## the previous run
Design breakout, start of the top module:
module breakout(
    input  clk,
    input  rst,
    input  rota,
    input  rotb,
    input  de,
    output red,
    output green,
    output blue,
    output hsync,
    output vsync
    );
wire [9:0] xpos;
wire [9:0] ypos;
signal_generator signal_generator_inst(clk, rst, hsync, vsync, xpos, ypos);
game game_inst(clk, rst, xpos, ypos, ~rota, ~rotb, ~de, red, green, blue);
endmodule
For scale: about 190 flip-flops, about 10 I/O pins, ~0.012 mm2 of cells after synthesis.
clock: 7.37 ns
lec_check: 0
abc_area: 1
cap_margin: 20
core_margin: 2
core_utilization: 72
cts_cluster_diameter: 99
cts_cluster_size: 16
gpl_routability_driven: 1
gpl_timing_driven: 1
place_density_lb_addon: 0.19
setup_slack_margin: 1.98
slew_margin: 25
run.sh (not shown) runs the stock make flow with config.mk's settings and CLKGATE_MAP_FILE=.
Relative to the previous run, the following input files were edited for the current run:
Settings: a change of CORE_UTILIZATION from 72 to 66; a change of SETUP_SLACK_MARGIN from 1.98 to 1.39; a deleted PLACE_DENSITY_LB_ADDON that had been 0.19; a deleted CTS_CLUSTER_SIZE that had been 16; a change of ABC_AREA from 1 to 0.
--- outcome ---
- Taking the previous run as 1.0, the current run lands at 0.74 on number of cells after detailed placement.
- The clock-cell share of area reported for the current run is greater than that of the previous run by 0.28 points.
- Measured against each other, the current run and the previous run differ in fraction of synthesized cell area in xor and xnor cells, the higher figure coming from the current run.
- The current run vs the previous run: number of nets in the finished design down by more than a quarter


breakout again, from the RTL that the note above started with.
Settings: LEC_CHECK=0, ABC_AREA=1, CAP_MARGIN=20, CELL_PAD_IN_SITES_DETAIL_PLACEMENT=2, CELL_PAD_IN_SITES_GLOBAL_PLACEMENT=3, CORE_ASPECT_RATIO=1.49, CORE_MARGIN=10, CORE_UTILIZATION=31, CTS_CLUSTER_DIAMETER=213, CTS_CLUSTER_SIZE=91, GPL_ROUTABILITY_DRIVEN=0, GPL_TIMING_DRIVEN=1, PLACE_DENSITY=0.54, SLEW_MARGIN=20, TNS_END_PERCENT=95; clock period 15.1 ns.
The baseline ran to the end with no violations.
Next try:
ABC_AREA = default   (was 1)
CELL_PAD_IN_SITES_DETAIL_PLACEMENT = default   (was 2)
CELL_PAD_IN_SITES_GLOBAL_PLACEMENT = default   (was 3)
CORE_ASPECT_RATIO = default   (was 1.49)
CORE_MARGIN = 2   (was 10)
CORE_UTILIZATION = 40   (was 31)
CTS_CLUSTER_DIAMETER = default   (was 213)
CTS_CLUSTER_SIZE = default   (was 91)
GPL_ROUTABILITY_DRIVEN = default   (was 0)
GPL_TIMING_DRIVEN = default   (was 1)
PLACE_DENSITY = default   (was 0.54)
TNS_END_PERCENT = default   (was 95)
clock period = 11.8 ns   (was 15.1 ns; I/O delays follow)
Effect: Global-route usage goes up by 0.96 points. Setup slack gets worse by 3.5 ns. First-iteration DRC count went up by well over a third. Clock skew stays flat. Cell area went down by roughly a tenth. Utilization is higher by 11 points. Final cell count fell by a quarter to a third. Routed wire length drops by well over a third.
Next try:
ABC_AREA = 1   (was default)
CORE_UTILIZATION = 72   (was 40)
SETUP_SLACK_MARGIN = 2.08   (was default)
clock period = 9.0 ns   (was 11.8 ns; I/O delays follow)
Effect: The changed run completed without violations; area after synthesis is higher by 13%; cell area went up by 9.1%; global-route usage climbs by 16 points.


breakout again, from the RTL that the note above started with.
clock: 21.5 ns
lec_check: 0
cap_margin: 20
cell_pad_in_sites_detail_placement: 2
core_margin: 2
core_utilization: 16
cts_cluster_size: 38
gpl_timing_driven: 1
hold_slack_margin: 0.16
max_routing_layer: met5
place_density: 0.4
setup_slack_margin: 4.49
slew_margin: 20
Edit:
- CORE_MARGIN: 2 -> 5
- CORE_UTILIZATION: 16 -> 40
- CTS_CLUSTER_SIZE: 38 -> not set
- GPL_TIMING_DRIVEN: 1 -> not set
- HOLD_SLACK_MARGIN: 0.16 -> not set
- MAX_ROUTING_LAYER: met5 -> not set
- PLACE_DENSITY: 0.4 -> not set
- SETUP_SLACK_MARGIN: 4.49 -> not set
- clock period: 21.5 -> 40.0 ns (I/O delays scaled with it)
Final cell count falls by about 23%.
Count of clock-buffer cells in the layout is higher by 1.
Synthesized cell count stays the same.
Sequential power shrinks by about 46%.
Register-to-register slack improved by 18 ns.
Non-clock buffer count is unchanged.
Combinational power came out lower by 43%.
Clock power drops by about 46%.
Total power is lower by 46%.
Core utilization rose by 26 points.
Wire length goes up by about 18%.
Edit:
- CAP_MARGIN: 20 -> 35
- CELL_PAD_IN_SITES_GLOBAL_PLACEMENT: not set -> 3
- CORE_ASPECT_RATIO: not set -> 0.89
- CORE_MARGIN: 5 -> 3
- CORE_UTILIZATION: 40 -> 18
- MIN_ROUTING_LAYER: not set -> met2
- PLACE_DENSITY_LB_ADDON: not set -> 0.26
- SLEW_MARGIN: 20 -> 5
- TNS_END_PERCENT: not set -> 30
=>
- final cell count rose by a quarter to a third
- worst hold slack degrades by 0.019 ns
- power climbs by a few percent


breakout again, from the RTL that the note above started with.
## breakout
module breakout(
    input  clk,
    input  rst,
    input  rota,
    input  rotb,
    input  de,
    output red,
    output green,
    output blue,
    output hsync,
    output vsync
    );
Settings: LEC_CHECK=0, ABC_AREA=0, CAP_MARGIN=20, CORE_ASPECT_RATIO=0.5, CORE_MARGIN=2, CORE_UTILIZATION=31, CTS_CLUSTER_DIAMETER=99, CTS_CLUSTER_SIZE=93, GPL_ROUTABILITY_DRIVEN=1, GPL_TIMING_DRIVEN=1, PLACE_DENSITY_LB_ADDON=0.06, SETUP_SLACK_MARGIN=1.39, SLEW_MARGIN=25; clock period 18.1 ns.
Change:
--- a/flow/config.mk
+++ b/flow/config.mk
@@ -7,12 +7,10 @@
 export LEC_CHECK = 0
-export ABC_AREA = 0
+export ABC_AREA = 1
 export CAP_MARGIN = 20
-export CORE_ASPECT_RATIO = 0.5
 export CORE_MARGIN = 2
-export CORE_UTILIZATION = 31
+export CORE_UTILIZATION = 61
 export CTS_CLUSTER_DIAMETER = 99
-export CTS_CLUSTER_SIZE = 93
 export GPL_ROUTABILITY_DRIVEN = 1
 export GPL_TIMING_DRIVEN = 1
-export PLACE_DENSITY_LB_ADDON = 0.06
+export PLACE_DENSITY = 0.64
 export SETUP_SLACK_MARGIN = 1.39
==> flow/constraint.sdc (replaced) <==
create_clock -name core_clock -period 7.37 [get_ports {clk}]
set_input_delay 1.4740 -clock core_clock [delete_from_list [all_inputs] [get_ports {clk}]]
set_output_delay 1.4740 -clock core_clock [all_outputs]
set_load 0.01 [all_outputs]
The changed run produced a clean layout.
Final cell count is higher by about a fifth.
First-iteration DRC count is higher by a quarter to a third.
Count of clock-buffer cells in the layout is lower by 1.
Via count is higher by a quarter to a third.
Global-route usage is higher by 13 points.
Final area is higher by a little under a tenth.
Routed wire length is lower slightly.
Non-clock buffer count is lower by 8.
Clock skew is higher by 0.0078 ns.
Sequential power is higher by well over a third.
Change:
==> flow/config.mk (replaced) <==
export PLATFORM = sky130hd
export DESIGN_NAME = breakout
export DESIGN_NICKNAME = breakout
export VERILOG_FILES = /design/flow/design.v
export SDC_FILE = /design/flow/constraint.sdc
export NUM_CORES = 4
export LEC_CHECK = 0
export ABC_AREA = 1
export CAP_MARGIN = 20
export CORE_MARGIN = 2
export CORE_UTILIZATION = 70
export CTS_CLUSTER_SIZE = 16
export PLACE_DENSITY_LB_ADDON = 0.16
export SETUP_SLACK_MARGIN = 1.95
export SLEW_MARGIN = 20
After rerunning: Routed wire length hardly moves; die size drops by 13%; setup slack gets better by 0.26 ns; core utilization climbs by 10 points; cell area went down by 0.42%; via count climbs by 3.2%; combinational power hardly moves.
Change:
--- a/flow/config.mk
+++ b/flow/config.mk
@@ -8,7 +8,9 @@
 export ABC_AREA = 1
-export CAP_MARGIN = 20
+export CAP_MARGIN = 15
 export CORE_MARGIN = 2
-export CORE_UTILIZATION = 70
-export CTS_CLUSTER_SIZE = 16
-export PLACE_DENSITY_LB_ADDON = 0.16
+export CORE_UTILIZATION = 72
+export CTS_CLUSTER_DIAMETER = 202
+export CTS_CLUSTER_SIZE = 70
+export GPL_ROUTABILITY_DRIVEN = 0
+export PLACE_DENSITY_LB_ADDON = 0.01
 export SETUP_SLACK_MARGIN = 1.95
Outcome: Wire length came out lower by 0.84%. Final cell count is about the same. Worst setup slack is worse by 0.019 ns. Final area came out higher by 0.51%. Total power came out higher by 4.0%. Fmax came out lower by 0.36%. Synthesized area stays the same. Combinational power is about the same.
Change:
==> flow/config.mk (replaced) <==
export PLATFORM = sky130hd
export DESIGN_NAME = breakout
export DESIGN_NICKNAME = breakout
export VERILOG_FILES = /design/flow/design.v
export SDC_FILE = /design/flow/constraint.sdc
export NUM_CORES = 4
export LEC_CHECK = 0
export ABC_AREA = 1
export CAP_MARGIN = 20
export CORE_MARGIN = 2
export CORE_UTILIZATION = 66
export SETUP_SLACK_MARGIN = 1.95
export SLEW_MARGIN = 20
The new run finished clean.
Sequential share of layout area stays flat.
Synthesized cell count is unchanged.
Register-to-register slack loses 0.20 ns.
First-iteration DRC count shrinks by 29%.
Worst setup slack is better by 0.053 ns.
Synthesized area does not change.
Change:
--- a/flow/config.mk
+++ b/flow/config.mk
@@ -10,3 +10,5 @@
 export CORE_MARGIN = 2
-export CORE_UTILIZATION = 66
+export CORE_UTILIZATION = 72
+export CTS_CLUSTER_DIAMETER = 202
+export PLACE_DENSITY_LB_ADDON = 0.01
 export SETUP_SLACK_MARGIN = 1.95
First-iteration DRC count came out higher by 45%.
Hold slack improved by 0.0038 ns.
Setup slack degrades by 0.077 ns.


Starting RTL as in the previous note.
Settings: LEC_CHECK=0, ABC_AREA=1, CAP_MARGIN=20, CELL_PAD_IN_SITES_GLOBAL_PLACEMENT=3, CORE_ASPECT_RATIO=1.49, CORE_MARGIN=10, CORE_UTILIZATION=31, CTS_CLUSTER_DIAMETER=213, GPL_ROUTABILITY_DRIVEN=0, GPL_TIMING_DRIVEN=1, PLACE_DENSITY_LB_ADDON=0.26, SLEW_MARGIN=5, TNS_END_PERCENT=50; clock period 15.1 ns.
The starting point finished with timing, DRC and antenna clean.
Edit:
Settings changed: ABC_AREA 1 to not set, CELL_PAD_IN_SITES_GLOBAL_PLACEMENT 3 to not set, CORE_ASPECT_RATIO 1.49 to not set, CORE_MARGIN 10 to 2, CORE_UTILIZATION 31 to 40, CTS_CLUSTER_DIAMETER 213 to not set, GPL_ROUTABILITY_DRIVEN 0 to not set, GPL_TIMING_DRIVEN 1 to not set, PLACE_DENSITY_LB_ADDON 0.26 to not set, SLEW_MARGIN 5 to 20, TNS_END_PERCENT 50 to not set.
Clock period 15.1 ns to 13.3 ns, I/O delays scaled along.
What happened: Wire length decreases by 28%. Clock skew hardly moves. Synthesized area shrinks by 11%. Worst setup slack degrades by 2400 ps. Utilization rises by 11 points. Power climbs by 11%. Sequential share of layout area rose by 3.3 points. Design area drops by 11%. Non-clock buffer count went up by 4. Die area fell by 41%. First-iteration DRC count climbs by 31%.
Edit:
Settings changed: ABC_AREA set to 1, CORE_UTILIZATION 40 to 72, CTS_CLUSTER_SIZE set to 10, SETUP_SLACK_MARGIN set to 1.78.
Clock period 13.3 ns to 5.97 ns, I/O delays scaled along.
After rerunning: The new run ran to the end with no violations; register-to-register slack got worse by 7300 ps; first-iteration DRC count rose by about 40%; hold slack stays flat; final cell count goes up by about 26%; area after synthesis rose by about 13%; total power goes up by about 120%; count of clock-buffer cells in the layout is unchanged; die area falls by 37%; critical path depth is unchanged; combinational power is higher to 2.9 times its value.
Edit:
Settings changed: SETUP_SLACK_MARGIN 1.78 to 2.08.
Clock period 5.97 ns to 7.37 ns, I/O delays scaled along.
Worst setup slack gains 550 ps.
Synthesized area is unchanged.
Hold slack loses 3.5 ps.


## run 1
Starting RTL as in the previous note.
Settings: LEC_CHECK=0, CAP_MARGIN=20, CORE_ASPECT_RATIO=1.99, CORE_MARGIN=2, CORE_UTILIZATION=40, CTS_CLUSTER_DIAMETER=86, CTS_CLUSTER_SIZE=48, SLEW_MARGIN=35; clock period 40.0 ns.
Run 1 ended with every stage complete and zero timing, DRC or antenna violations.
#### Input delta (run 2 over run 1)
Settings: CORE_ASPECT_RATIO: 1.99 -> unset; SLEW_MARGIN: 35 -> 20; CELL_PAD_IN_SITES_GLOBAL_PLACEMENT: unset -> 1; HOLD_SLACK_MARGIN: unset -> 0.28; TNS_END_PERCENT: unset -> 70; CORE_MARGIN: 2 -> 5; CTS_CLUSTER_SIZE: 48 -> unset; CELL_PAD_IN_SITES_DETAIL_PLACEMENT: unset -> 2; CTS_CLUSTER_DIAMETER: 86 -> unset; GPL_TIMING_DRIVEN: unset -> 0; ABC_AREA: unset -> 1; MIN_ROUTING_LAYER: unset -> met2.
==> comparison <==
Sort run 2 and run 1 by wire length on met3 desc -> top: run 2. Run 2: done, clean on timing, DRC and antenna. Compared to run 1, run 2 has via count 7966 higher. Comparing run 2 and run 1, the higher power is on run 2. Lower non-clock buffer area fraction after layout was reported by run 1, not run 2. From run 1 to run 2 the numbers moved as follows: combinational power now sits higher, final area up 1500 um^2. Comparing run 2 against run 1, there is no change at all in total setup buffers inserted after CTS. Of run 2 and run 1, the run reporting the lower worst hold slack was run 1. Total die area came out higher on run 2 than on run 1.
Inputs modified between run 2 and run 3:
Settings: SETUP_SLACK_MARGIN newly set to -2.0; GPL_TIMING_DRIVEN removed (was 0); CORE_MARGIN changed from 5 to 2; CORE_ASPECT_RATIO newly set to 1.99; ABC_AREA removed (was 1); CTS_CLUSTER_DIAMETER newly set to 391; CORE_UTILIZATION changed from 40 to 56; TNS_END_PERCENT changed from 70 to 40; SLEW_MARGIN changed from 20 to 35; HOLD_SLACK_MARGIN removed (was 0.28); MIN_ROUTING_LAYER removed (was met2); CTS_CLUSTER_SIZE newly set to 48; CELL_PAD_IN_SITES_GLOBAL_PLACEMENT removed (was 1); PLACE_DENSITY newly set to 0.35; CELL_PAD_IN_SITES_DETAIL_PLACEMENT removed (was 2).
Results
- In run 3 relative to run 2, summed instance area of the synthesized netlist had gone down by more than 10%.
- Looking at power across both flows, run 3 is the stronger of the two, with run 2 trailing.
- In the metrics for run 3 and run 2, the one carrying the higher number of design-rule violations left by the first detailed-router iteration is run 2.
- Looking at final instance area across both flows, run 3 is the stronger of the two, with run 2 trailing.
- Comparing run 3 and run 2, relative contribution of combinational cells to total power is higher on run 2.
- The chip area in the Yosys report in run 3 is 0.887 times that in run 2.
- Re worst max-slew margin expressed relative to the limit: run 2 was lower than run 3.
- Run 3 vs run 2: first-pass GRT wire length down in run 3
Input changes introduced in run 4 (baseline for comparison: run 3):
Settings: SLEW_MARGIN now 20, was 35; CTS_CLUSTER_SIZE no longer set, was 48; CELL_PAD_IN_SITES_GLOBAL_PLACEMENT now 1, previously not set; CORE_ASPECT_RATIO no longer set, was 1.99; PLACE_DENSITY no longer set, was 0.35; TNS_END_PERCENT no longer set, was 40; CELL_PAD_IN_SITES_DETAIL_PLACEMENT now 2, previously not set; CTS_CLUSTER_DIAMETER no longer set, was 391; CORE_MARGIN now 5, was 2; ABC_AREA now 1, previously not set; HOLD_SLACK_MARGIN now 0.28, previously not set; SETUP_SLACK_MARGIN no longer set, was -2.0; CORE_UTILIZATION now 40, was 56.
Findings:
Run 4 ends up with lower area growth from synthesis to final layout than run 3 does. Global-route usage: run 4 lower than run 3. In run 4 the cell count turned out 662 higher than in run 3. Run 3 → run 4: time the final worst path needs with I/O delays and setup lost 0.64 ns, total power draw now larger. On post-layout worst setup margin: run 4 sits above run 3. Run 3 → run 4: final area moved up, routed wire length moved up, horizontal die dimension moved up.
#### Input delta (run 5 over run 4)
Settings: CORE_ASPECT_RATIO: unset -> 0.5; SETUP_SLACK_MARGIN: unset -> 5.0; TNS_END_PERCENT: unset -> 40; HOLD_SLACK_MARGIN: 0.28 -> unset; CORE_MARGIN: 5 -> 2; CORE_UTILIZATION: 40 -> 56; ABC_AREA: 1 -> unset; PLACE_DENSITY: unset -> 0.35; CELL_PAD_IN_SITES_GLOBAL_PLACEMENT: 1 -> unset; CTS_CLUSTER_SIZE: unset -> 48; CTS_CLUSTER_DIAMETER: unset -> 391; CELL_PAD_IN_SITES_DETAIL_PLACEMENT: 2 -> unset; SLEW_MARGIN: 20 -> 35.
Notes after the runs:
- Cell count of the worst reg-to-reg path: run 5 higher than run 4
- The core of run 5 is more densely filled than that of run 4.
- Run 5 ends up with a synthesized instance count that is 28% lower than in run 4.
- Run 5 vs. run 4: inverter tally of the final layout excluding the clock network has decreased; critical path depth rose by 2; tap cell instance count lower; number of vias per cell went up; die width now sits higher.
- Taking run 4 as the reference point, the maximum frequency of run 5 falls by about 7%.
- Cell area after layout in run 5 is about 10% lower than in run 4
Here is what was changed in the inputs of run 6 compared with run 5.
Settings: clearing SETUP_SLACK_MARGIN, which used to be 5.0; clearing TNS_END_PERCENT, which used to be 40; swapping 35 for 20 in SLEW_MARGIN; clearing PLACE_DENSITY, which used to be 0.35; clearing CORE_ASPECT_RATIO, which used to be 0.5; swapping 56 for 64 in CORE_UTILIZATION; clearing CTS_CLUSTER_SIZE, which used to be 48; clearing CTS_CLUSTER_DIAMETER, which used to be 391; swapping 40.0 for 13.3 in the clock period (ns, I/O delays scaled along).
### Flow results
First-pass GRT wire length of run 6 falls short of that of run 5 by a few percent. On worst setup slack, run 5 beats run 6. Compared with run 5, run 6 shows a sequential power that is about 200% higher. Measured against run 6, the wire length of run 5 comes out at 1.05 times the reference value. When run 6 is measured against run 5, its core utilization turns out 8.1 points higher. Run 6 improves on run 5 in final area.
Power figures rest on the tool's default switching activity, not on a simulated workload.
